// pp_buffer_wrapper
module pp_buffer_wrapper #(
    parameter BRAM0_DEPTH = 32,
    parameter BRAM0_DW = 64,
    parameter BRAM1_DEPTH = 32,
    parameter BRAM1_DW = 64,
    parameter BURST_LEN_WIDTH = 8,
    parameter NUM_BURST_WIDTH = 8,
    parameter DDR_ADDR_WIDTH = 29,
    parameter DDR_DW = 64,
    parameter BRAM0_ADDR_WIDTH = $clog2(BRAM0_DEPTH),
    parameter BRAM1_ADDR_WIDTH = $clog2(BRAM1_DEPTH)
)
(
    input clk,
    input rst_n,
    input rd_start,
    input [BURST_LEN_WIDTH - 1 : 0] rd_burst_len,
    input [NUM_BURST_WIDTH - 1 : 0] rd_num_burst,
    input [DDR_ADDR_WIDTH - 1 : 0] rd_start_addr,    
    output rd_ready,
    output rd_done,
    input [BRAM0_ADDR_WIDTH - 1 : 0] rd_start_bram_addr,
    input bram0_r_en,
    input bram1_r_en,
    output [BRAM0_DW - 1 : 0] bram0_rdata,
    output [BRAM1_DW - 1 : 0] bram1_rdata,
    input [BRAM0_ADDR_WIDTH - 1 : 0] bram0_r_addr,
    input [BRAM1_ADDR_WIDTH - 1 : 0] bram1_r_addr,
    output [3: 0] m_axi_arid,
    output [DDR_ADDR_WIDTH - 1 : 0] m_axi_araddr,
    output [BURST_LEN_WIDTH - 1 : 0] m_axi_arlen,
    output [2 : 0] m_axi_arsize,
    output [1 : 0] m_axi_arburst,
    output         m_axi_arlock,
    output [3 : 0] m_axi_arcache,
    output [2 : 0] m_axi_arprot,
    output [3 : 0] m_axi_arqos,
    output         m_axi_arvalid,
    input          m_axi_arready,
    output m_axi_rready,
    input m_axi_rlast,
    input m_axi_rvalid,
    input [1 : 0] m_axi_rresp,
    input [3 : 0] m_axi_rid,
    input [DDR_DW - 1 : 0] m_axi_rdata
);
For scale: roughly 7100 cells after synthesis, ~4300 flip-flops, about 160000 sq um of cells after synthesis.
==> flow/config.mk <==
export PLATFORM = sky130hd
export DESIGN_NAME = pp_buffer_wrapper
export DESIGN_NICKNAME = pp_buffer_wrapper
export VERILOG_FILES = /design/flow/design.v
export SDC_FILE = /design/flow/constraint.sdc
export NUM_CORES = 4
export LEC_CHECK = 0
export CAP_MARGIN = 20
export CORE_MARGIN = 2
export CORE_UTILIZATION = 62
export PLACE_DENSITY = 0.6
export SLEW_MARGIN = 20
==> flow/constraint.sdc <==
create_clock -name core_clock -period 2.08 [get_ports {clk}]
set_input_delay 0.4160 -clock core_clock [delete_from_list [all_inputs] [get_ports {clk}]]
set_output_delay 0.4160 -clock core_clock [all_outputs]
set_load 0.01 [all_outputs]
run.sh (not shown) runs the stock make flow with config.mk's settings and CLKGATE_MAP_FILE=.
The starting point ran to the end with violations: negative setup slack.
Rerun with:
CORE_UTILIZATION = 72   (was 62)
CTS_CLUSTER_SIZE = 14   (was default)
PLACE_DENSITY = default   (was 0.6)
clock period = 1.93 ns   (was 2.08 ns; I/O delays follow)
Outcome:
- The new run completed and failed the layout checks on negative setup slack
- sequential share of layout area came out lower by 0.23 points
- area after synthesis is unchanged
- clock-buffer cell count is higher by 13
- worst setup slack is worse by 0.16 ns
- routed wire length increases by 35%
- total power rises by 12%
- cell count drops by 3.1%
- sequential cell count does not change
- critical path depth went down by 2
Rerun with:
CAP_MARGIN = 15   (was 20)
CORE_UTILIZATION = 58   (was 72)
CTS_CLUSTER_SIZE = 30   (was 14)
PLACE_DENSITY = 0.6   (was default)
clock period = 1.84 ns   (was 1.93 ns; I/O delays follow)
=> The changed run completed, yet does not pass: negative setup slack; maximum frequency went up by about 0.6%; sequential share of layout area went down by 1.8 points; clock power went up by about 4%; cell count went up by 8.2%.

========
Starting RTL as in the previous note.
Settings: LEC_CHECK=0, ABC_AREA=1, CAP_MARGIN=20, CELL_PAD_IN_SITES_GLOBAL_PLACEMENT=0, CORE_ASPECT_RATIO=0.67, CORE_MARGIN=2, CORE_UTILIZATION=25, GPL_ROUTABILITY_DRIVEN=0, PLACE_DENSITY_LB_ADDON=0.0, SLEW_MARGIN=5; clock period 4.01 ns.
The baseline completed without violations.
Next try:
Settings changed: ABC_AREA 1 to default, CELL_PAD_IN_SITES_GLOBAL_PLACEMENT 0 to default, CORE_ASPECT_RATIO 0.67 to default, CORE_UTILIZATION 25 to 57, GPL_ROUTABILITY_DRIVEN 0 to default, PLACE_DENSITY_LB_ADDON 0.0 to default, SETUP_SLACK_MARGIN from default to 0.59, SLEW_MARGIN 5 to 20.
Clock period 4.01 ns to 2.33 ns, I/O delays scaled along.
=> This time the run completed and failed the layout checks on setup timing; setup slack is worse by 0.73 ns; sequential power came out higher by 96%; total power came out higher by about 100%; non-clock buffer count came out higher by 686; cell count came out lower by about 44%; wire length came out lower by 35%; combinational power came out higher to 6.3 times its value; hold slack is worse by 0.19 ns.
Next try:
Settings changed: ABC_AREA from default to 1, CORE_UTILIZATION 57 to 72, CTS_CLUSTER_DIAMETER from default to 381, CTS_CLUSTER_SIZE from default to 14, PLACE_DENSITY_LB_ADDON from default to 0.07, SETUP_SLACK_MARGIN 0.59 to default, TNS_END_PERCENT from default to 75.
Clock period 2.33 ns to 1.88 ns, I/O delays scaled along.
What happened: The changed run finished but fails on setup timing. Global-route usage goes up by 12 points. Routed wire length goes up by 21%. Fmax goes up by 7.5%. Worst setup slack degrades by 0.27 ns.
Next try:
Settings changed: ABC_AREA 1 to default, CTS_CLUSTER_DIAMETER 381 to 96, PLACE_DENSITY_LB_ADDON 0.07 to default, SETUP_SLACK_MARGIN from default to -0.18, TNS_END_PERCENT 75 to default.
The new run completed, yet does not pass: setup timing.
Wire length falls by 9.2%.
Register-to-register slack loses 0.18 ns.
Setup slack gets worse by 0.18 ns.
Via count goes down by 29%.
Final area falls by 3.7%.

========
== before ==
pp_buffer_wrapper again, from the RTL that the note above started with.
clock: 2.02 ns
lec_check: 0
cap_margin: 20
core_margin: 2
core_utilization: 72
cts_cluster_size: 14
slew_margin: 20
In before the implementation completed, yet the final layout does not meet the checks, the culprit being negative setup slack.
#### Input delta (after over before)
- CTS_CLUSTER_SIZE: 14 -> unset
- SETUP_SLACK_MARGIN: unset -> -0.17
- PLACE_DENSITY: unset -> 0.92
- the clock period (ns, I/O delays scaled along): 2.02 -> 2.07
--- outcome ---
The flow ended early for after: it failed with a tool error in global routing (5_1_grt).
Number of top-level pins: after vs before identical
after vs. before: number of instances resized during post-cts repair went down by 404.
Delta (after minus before): global placement routability congestion increased by 0.0095 relative to the old numbers; area of placed instances now sits lower; buffer count from post-CTS setup fixing dropped 41%.
Reported for before and after, number of levels the H-tree was split into turned out identical to the last digit.
Diff before and after: post-place setup slack higher in before
Relative to before, number of buffers inserted by hold repair at cts decreased by 3 in after.

========
Setup of v18:
pp_buffer_wrapper again, from the RTL that the note above started with.
==> flow/config.mk <==
export PLATFORM = sky130hd
export DESIGN_NAME = pp_buffer_wrapper
export DESIGN_NICKNAME = pp_buffer_wrapper
export VERILOG_FILES = /design/flow/design.v
export SDC_FILE = /design/flow/constraint.sdc
export NUM_CORES = 4
export LEC_CHECK = 0
export ABC_AREA = 0
export CAP_MARGIN = 20
export CELL_PAD_IN_SITES_GLOBAL_PLACEMENT = 0
export CORE_ASPECT_RATIO = 1.5
export CORE_MARGIN = 2
export CORE_UTILIZATION = 22
export GPL_ROUTABILITY_DRIVEN = 0
export MAX_ROUTING_LAYER = met4
export PLACE_DENSITY_LB_ADDON = 0.0
export SETUP_SLACK_MARGIN = 0.63
export SLEW_MARGIN = 5
export TNS_END_PERCENT = 90
==> flow/constraint.sdc <==
create_clock -name core_clock -period 4.01 [get_ports {clk}]
set_input_delay 0.8020 -clock core_clock [delete_from_list [all_inputs] [get_ports {clk}]]
set_output_delay 0.8020 -clock core_clock [all_outputs]
set_load 0.01 [all_outputs]
v18 ran to completion and came out clean on the timing, DRC and antenna checks.
Here is what was changed in the inputs of v49 compared with v18.
Settings: removing GPL_ROUTABILITY_DRIVEN (formerly 0); setting PLACE_DENSITY to 0.36 for the first time; removing MAX_ROUTING_LAYER (formerly met4); removing CORE_ASPECT_RATIO (formerly 1.5); changing SLEW_MARGIN from 5 to 20; changing CORE_UTILIZATION from 22 to 72; removing TNS_END_PERCENT (formerly 90); removing CELL_PAD_IN_SITES_GLOBAL_PLACEMENT (formerly 0); removing ABC_AREA (formerly 0); removing PLACE_DENSITY_LB_ADDON (formerly 0.0); changing SETUP_SLACK_MARGIN from 0.63 to -0.19; changing the clock period (ns, I/O delays scaled along) from 4.01 to 1.88.
==> results <==
The layout from v49, despite a flow that completed every stage, fails the layout checks, with the failing checks listed as setup timing.
Going from v18 to v49, maximum clock skew at final layout grows by 0.051 ns.
Comparing final clock period utilization by the worst path for v49 and v18, the smaller number came from v18.
v49 against v18: total power rose by 110%; worst path setup slack after routing fell by 1.38 ns; global-route wire length before repair fell by 8.2%; cell area fell by 1.3%; core occupancy in the finished layout rose by 61 points.
Looking only at worst-case hold slack, and setting everything else aside, the lower value of v49 and v18 goes to v49.
[inputs] v10 vs v49
Settings: CORE_UTILIZATION changed from 72 to 67; PLACE_DENSITY_LB_ADDON newly set to 0.02; CORE_ASPECT_RATIO newly set to 1.68; CTS_CLUSTER_DIAMETER newly set to 189; PLACE_DENSITY removed (was 0.36); GPL_ROUTABILITY_DRIVEN newly set to 0; SETUP_SLACK_MARGIN removed (was -0.19); MAX_ROUTING_LAYER newly set to met5; CAP_MARGIN changed from 20 to 15.
v10 finished all stages; however, its layout fails the closing checks, the failures being setup timing.
Power consumption on v10 is ahead of v49.
In the flow results for v49 and v10, the first-pass GRT wire length is smaller on v10.
v49 ended up with sky130_fd_sc_hd__dfrtp_2 as its highest-delay cell along the critical path; v10 ended up with sky130_fd_sc_hd__dfrtp_1.
Post-synthesis to final-layout area growth ends up higher on v10.
Comparing post-route fraction of the period consumed by the critical path for v49 and v10, the smaller number came from v49.
[diff] post-route cell area, v10 relative to v49: regression
For the core utilization, v10 came in 4.9 points lower than v49 did.
Going from v49 to v10, post-layout worst setup margin shrinks by 0.26 ns.
v10 against v49; total placed instance area is up slightly.
Here is what was changed in the inputs of v42 compared with v10.
Settings: removing PLACE_DENSITY_LB_ADDON (formerly 0.02); setting PLACE_DENSITY to 0.6 for the first time; changing CORE_UTILIZATION from 67 to 40; removing GPL_ROUTABILITY_DRIVEN (formerly 0); changing CAP_MARGIN from 15 to 20; removing MAX_ROUTING_LAYER (formerly met5); removing CTS_CLUSTER_DIAMETER (formerly 189); removing CORE_ASPECT_RATIO (formerly 1.68); changing the clock period (ns, I/O delays scaled along) from 1.88 to 3.39.
Notes after the runs:
v42 finished all stages; the layout is clean. The first-iteration DRC count number comes out lower for v42 vs v10. Count of final setup violators (lower): v42. v42 vs. v10: final core utilization went down by 36 points. Sum of net half-perimeters after detailed placement delta for v42 relative to v10: 12% lower. In the final reports, the cell area of v42 is smaller than that of v10. Diff v10 and v42: clock insertion delay at the later pin of the skew report lower in v10. Signed area change from the synthesized netlist to the final layout in v42 vs v10: down 6.4 points. v42 ended with more fraction of area in registers than v10. Where routed wire length is concerned, v10 is outperformed by v42. Total power per unit cell area for v42: 500 nW/µm² down relative to v10.
No activity file was given, so power comes from the tool's default toggle rates.
